Setup of wip/lagoon:
==> flow/design.v (excerpt) <==
module asx_soupbintcp_itch (
    input  wire        clk,
    input  wire        rst,
    input  wire        ip_payload_valid,
    input  wire [7:0]  ip_payload_data,
    input  wire        ip_payload_start,
    input  wire        ip_payload_end,
    output wire [15:0] tcp_src_port,
    output wire [15:0] tcp_dst_port,
    output wire [31:0] tcp_seq_num,
    output wire [31:0] tcp_ack_num,
    output wire [3:0] tcp_data_offset,
    output wire [7:0] tcp_flags,
    output wire [15:0] tcp_window,
    output wire tcp_flag_syn,
    output wire tcp_flag_ack,
    output wire tcp_flag_fin,
    output wire tcp_flag_rst,
    output wire tcp_flag_psh,
    output wire tcp_header_valid,
    output wire tcp_parse_error,
    output wire session_active,
    output wire [63:0] session_sequence,
    output wire [7:0] pkt_type,
    output wire pkt_type_valid,
    output wire pkt_heartbeat,
    output wire pkt_login_accepted,
    output wire pkt_login_rejected,
    output wire pkt_end_session,
    output wire [31:0] seq_data_count,
    output wire [31:0] heartbeat_count,
    output wire parse_error,
    output wire msg_valid,
    output wire [7:0] msg_type,
    output wire msg_error,
    output wire [31:0] timestamp,
    output wire [63:0] order_id,
    output wire [31:0] orderbook_id,
    output wire side,
    output wire add_order_valid,
    output wire add_order_start,
    output wire [63:0] quantity,
    output wire [31:0] price,
    output wire [15:0] order_attributes,
    output wire order_executed_valid,
    output wire [63:0] exec_quantity,
    output wire order_cancel_valid,
    output wire order_delete_valid,
    output wire order_replace_valid,
    output wire directory_valid,
    output wire system_event_valid,
    output wire [7:0] event_code,
    output wire [31:0] total_messages,
    output wire [31:0] parse_errors
);
clock: 1.25 ns
lec_check: 0
abc_area: 1
cap_margin: 20
core_margin: 2
core_utilization: 72
cts_cluster_diameter: 397
place_density: 0.36
slew_margin: 20
run.sh (not shown) runs the stock make flow with config.mk's settings and CLKGATE_MAP_FILE=.
Run status, wip/lagoon: aborted in 3_5_place_dp, error DPL-0038
What wip/delta does differently from wip/lagoon at the input level:
- CORE_UTILIZATION changed from 72 to 62
- CTS_CLUSTER_DIAMETER removed (was 397)
- PLACE_DENSITY removed (was 0.36)
- CORE_ASPECT_RATIO newly set to 1.33
- the clock period (ns, I/O delays scaled along) changed from 1.25 to 2.56
[summary]
wip/delta and wip/lagoon ended up with roughly the same total standard cell area after synthesis. What the final checks of wip/delta revealed, after a flow that finished every stage, was a layout that fails on setup timing. Taking wip/lagoon as the reference, in wip/delta site row count shows an increase of about 23%; initial core utilization shrank by 9.6 points; die size increased about 16%; count of library flops with an enable pin shows no meaningful change. Going from wip/lagoon to wip/delta, core area up about 15%; total cell area reported by yosys after synthesis flat.
Input-level comparison between wip/onyx and wip/delta:
- an added CTS_CLUSTER_DIAMETER of 396
- a change of CORE_UTILIZATION from 62 to 72
- an added TNS_END_PERCENT of 5
- a change of SLEW_MARGIN from 20 to 0
- a change of CAP_MARGIN from 20 to 0
- an added CTS_CLUSTER_SIZE of 99
| die boundary height | lower: wip/onyx |
From wip/delta to wip/onyx the numbers moved as follows: horizontal extent of the die now sits lower, share of synthesized area occupied by flip-flops and latches now sits at about the same level, floorplan core area now sits lower, fraction of the core area occupied by cells at floorplan now sits higher, post-detailed-placement half-perimeter wirelength now sits higher.
Going from wip/delta to wip/onyx, pre-CTS setup slack dropped 0.21 ns; chip footprint dropped 14%; total of cells resized after clock tree synthesis climbed 12.
Diff wip/onyx..wip/delta | summed standard-cell area reported by yosys | unchanged
On total placed instance area, wip/onyx tracks wip/delta almost exactly.
Run status, wip/onyx: aborted in 5_1_grt, error GRT-0232
> inputs changed (wip/onyx -> wip/tundra)
- CORE_UTILIZATION changed from 72 to 40
- TNS_END_PERCENT removed (was 5)
- CORE_ASPECT_RATIO removed (was 1.33)
- CAP_MARGIN changed from 0 to 20
- SLEW_MARGIN changed from 0 to 20
- ABC_AREA removed (was 1)
- CTS_CLUSTER_SIZE removed (was 99)
- CTS_CLUSTER_DIAMETER removed (was 396)
- the clock period (ns, I/O delays scaled along) changed from 2.56 to 3.63
==> comparison <==
wip/tundra was carried through to the last stage, and its layout satisfied the timing, design-rule and antenna checks. wip/onyx: aborted in 5_1_grt (tool error). wip/tundra against wip/onyx: number of gates resized after CTS now smaller, synthesized area has decreased, gate count of the mapped netlist shows a reduction of 816, mean instance size in the synthesized netlist went up by 1.8 um^2. Summary — core box area, wip/tundra relative to wip/onyx: higher, by 0.029 mm^2. ~same adder-cell share of the synthesized area in wip/onyx and wip/tundra. On number of distinct library cell variants in the gate-level netlist after synthesis, the lower figure sits with wip/onyx, not wip/tundra. wip/tundra ends up with lower fraction of the mapped netlist area in compound gates than wip/onyx does. | chip area line of the yosys report | higher: wip/onyx |.

* * *

build 39:
Starting RTL as in the previous note.
// asx_soupbintcp_itch
module asx_soupbintcp_itch (
    input  wire        clk,
    input  wire        rst,
    input  wire        ip_payload_valid,
    input  wire [7:0]  ip_payload_data,
    input  wire        ip_payload_start,
    input  wire        ip_payload_end,
    output wire [15:0] tcp_src_port,
    output wire [15:0] tcp_dst_port,
    output wire [31:0] tcp_seq_num,
    output wire [31:0] tcp_ack_num,
    output wire [3:0] tcp_data_offset,
    output wire [7:0] tcp_flags,
    output wire [15:0] tcp_window,
    output wire tcp_flag_syn,
    output wire tcp_flag_ack,
    output wire tcp_flag_fin,
    output wire tcp_flag_rst,
    output wire tcp_flag_psh,
    output wire tcp_header_valid,
    output wire tcp_parse_error,
    output wire session_active,
    output wire [63:0] session_sequence,
    output wire [7:0] pkt_type,
    output wire pkt_type_valid,
    output wire pkt_heartbeat,
    output wire pkt_login_accepted,
    output wire pkt_login_rejected,
    output wire pkt_end_session,
    output wire [31:0] seq_data_count,
    output wire [31:0] heartbeat_count,
    output wire parse_error,
    output wire msg_valid,
    output wire [7:0] msg_type,
    output wire msg_error,
    output wire [31:0] timestamp,
    output wire [63:0] order_id,
    output wire [31:0] orderbook_id,
    output wire side,
    output wire add_order_valid,
    output wire add_order_start,
    output wire [63:0] quantity,
    output wire [31:0] price,
    output wire [15:0] order_attributes,
    output wire order_executed_valid,
    output wire [63:0] exec_quantity,
    output wire order_cancel_valid,
    output wire order_delete_valid,
    output wire order_replace_valid,
    output wire directory_valid,
    output wire system_event_valid,
    output wire [7:0] event_code,
    output wire [31:0] total_messages,
    output wire [31:0] parse_errors
);
clock: 4.99 ns
lec_check: 0
abc_area: 1
cap_margin: 20
core_margin: 7
core_utilization: 68
cts_cluster_size: 56
min_routing_layer: met2
place_density_lb_addon: 0.18
slew_margin: 30
tns_end_percent: 80
Build 39: GRT-0232 in global routing (5_1_grt) -> run aborted
The following lists how build 56 was set up differently from build 39:
# build 39
export LEC_CHECK = 0
export ABC_AREA = 1
export CAP_MARGIN = 20
export CORE_MARGIN = 7
export CORE_UTILIZATION = 68
export CTS_CLUSTER_SIZE = 56
export MIN_ROUTING_LAYER = met2
export PLACE_DENSITY_LB_ADDON = 0.18
export SLEW_MARGIN = 30
export TNS_END_PERCENT = 80
create_clock -name core_clock -period 4.99 [get_ports {clk}]
# build 56
export LEC_CHECK = 0
export CAP_MARGIN = 20
export CORE_MARGIN = 2
export CORE_UTILIZATION = 71
export SLEW_MARGIN = 20
create_clock -name core_clock -period 3.63 [get_ports {clk}]
### Flow results
Build 56: it failed with a tool error in global routing (5_1_grt), so there are no final results. Side by side, net count of the mapped netlist turned out lower in build 56 than in build 39. Build 56 ended up with a lower die area than build 39 did. Delta (build 56 minus build 39): standard cell core area shows a reduction of 12%; total cell area at the placement stage shows a reduction of about 6%; async set-or-reset flop fraction in the synthesized netlist shows no meaningful change; post-synthesis chip area from yosys shows a reduction of about 7%; area fraction in compound gates after synthesis shows a reduction of 3.5 points. Build 56 ends up with a synthesized cell count that is 816 lower than in build 39. On mean instance size in the synthesized netlist: build 56 sits above build 39. Relative to build 39, build 56 improves area after synthesis.
What build 29 does differently from build 56 at the input level:
# build 56
export LEC_CHECK = 0
export CAP_MARGIN = 20
export CORE_MARGIN = 2
export CORE_UTILIZATION = 71
export SLEW_MARGIN = 20
create_clock -name core_clock -period 3.63 [get_ports {clk}]
# build 29
export LEC_CHECK = 0
export CAP_MARGIN = 20
export CORE_MARGIN = 2
export CORE_UTILIZATION = 60
export CTS_CLUSTER_SIZE = 36
export SETUP_SLACK_MARGIN = 0.53
export SLEW_MARGIN = 20
create_clock -name core_clock -period 2.02 [get_ports {clk}]
==> results <==
- Of build 29 and build 56, not a single run came through the flow clean.
- Build 29 never completed; the flow aborted with a tool error in global routing (5_1_grt).
- Status(build 56) = ERROR, stage = global routing (5_1_grt)
- Build 29: pre-CTS worst setup slack 0.80 ns below build 56
- Compared with build 56, build 29 shows cell area after placement that has gone up by a little under 10%.
- TritonCTS buffer count: build 29 and build 56 compared, higher one is build 29
- Taking build 29 over build 56, the die size ratio works out to 1.18.
Modified inputs, build 61 compared to build 29
# build 29
export LEC_CHECK = 0
export CAP_MARGIN = 20
export CORE_MARGIN = 2
export CORE_UTILIZATION = 60
export CTS_CLUSTER_SIZE = 36
export SETUP_SLACK_MARGIN = 0.53
export SLEW_MARGIN = 20
create_clock -name core_clock -period 2.02 [get_ports {clk}]
# build 61
export LEC_CHECK = 0
export CAP_MARGIN = 20
export CORE_MARGIN = 2
export CORE_UTILIZATION = 70
export SLEW_MARGIN = 20
create_clock -name core_clock -period 1.45 [get_ports {clk}]
[summary]
- Measured against build 29, the overall die height of build 61 comes out at 0.927 times the reference value.
- Build 29 -> build 61: area after synthesis delta 0, exact match
- Build 29 -> build 61: yosys synthesis chip area delta 0, exact match
- Build 61 -> build 29: number of nets at floorplan delta 0, exact match
- Comparing build 29 against build 61, there is no change at all in yosys cell count.
- Build 29 -> build 61: post-synthesis register bit count delta 0, exact match
- Compare build 29 and build 61 | total core area higher: build 29
- The placer's final routability congestion estimate in build 29 is 0.933 times that in build 61.
- Build 61 did not finish; the tool stopped in detailed placement (3_5_place_dp) with error DPL-0038.
- Build 61 vs build 29: die area down by more than 10%
## Diff of input files: build 38 against build 61
# build 61
export LEC_CHECK = 0
export CAP_MARGIN = 20
export CORE_MARGIN = 2
export CORE_UTILIZATION = 70
export SLEW_MARGIN = 20
create_clock -name core_clock -period 1.45 [get_ports {clk}]
# build 38
export LEC_CHECK = 0
export ABC_AREA = 1
export CAP_MARGIN = 20
export CORE_MARGIN = 2
export CORE_UTILIZATION = 72
export CTS_CLUSTER_DIAMETER = 397
export SLEW_MARGIN = 20
create_clock -name core_clock -period 1.45 [get_ports {clk}]
Results
Build 38 terminated abnormally: detailed placement (3_5_place_dp) reported DPL-0038.
From build 61 to build 38 the numbers moved as follows: mapped cell area increased about 8%; synthesized-area fraction occupied by xor and xnor cells decreased 3.2 points; aoi/oai-family share of the synthesized area increased 3.5 points.
In the flow results for build 61 and build 38, the die boundary height is larger on build 38.
Build 38 ended up with a higher die area than build 61 did.
The final reports for build 38 and build 61 show synthesized net count higher in the former.
Number of synthesized flops with an enable pin delta (build 61 -> build 38): insignificant
Compared with build 61, build 38 shows area reported by Yosys stat that has gone up by a little under 10%.
Synthesized cell count, build 38 vs build 61: up by more than a quarter
Summary of the comparison: fraction of synthesized area in multiplexers is lower in build 38, relative to build 61.
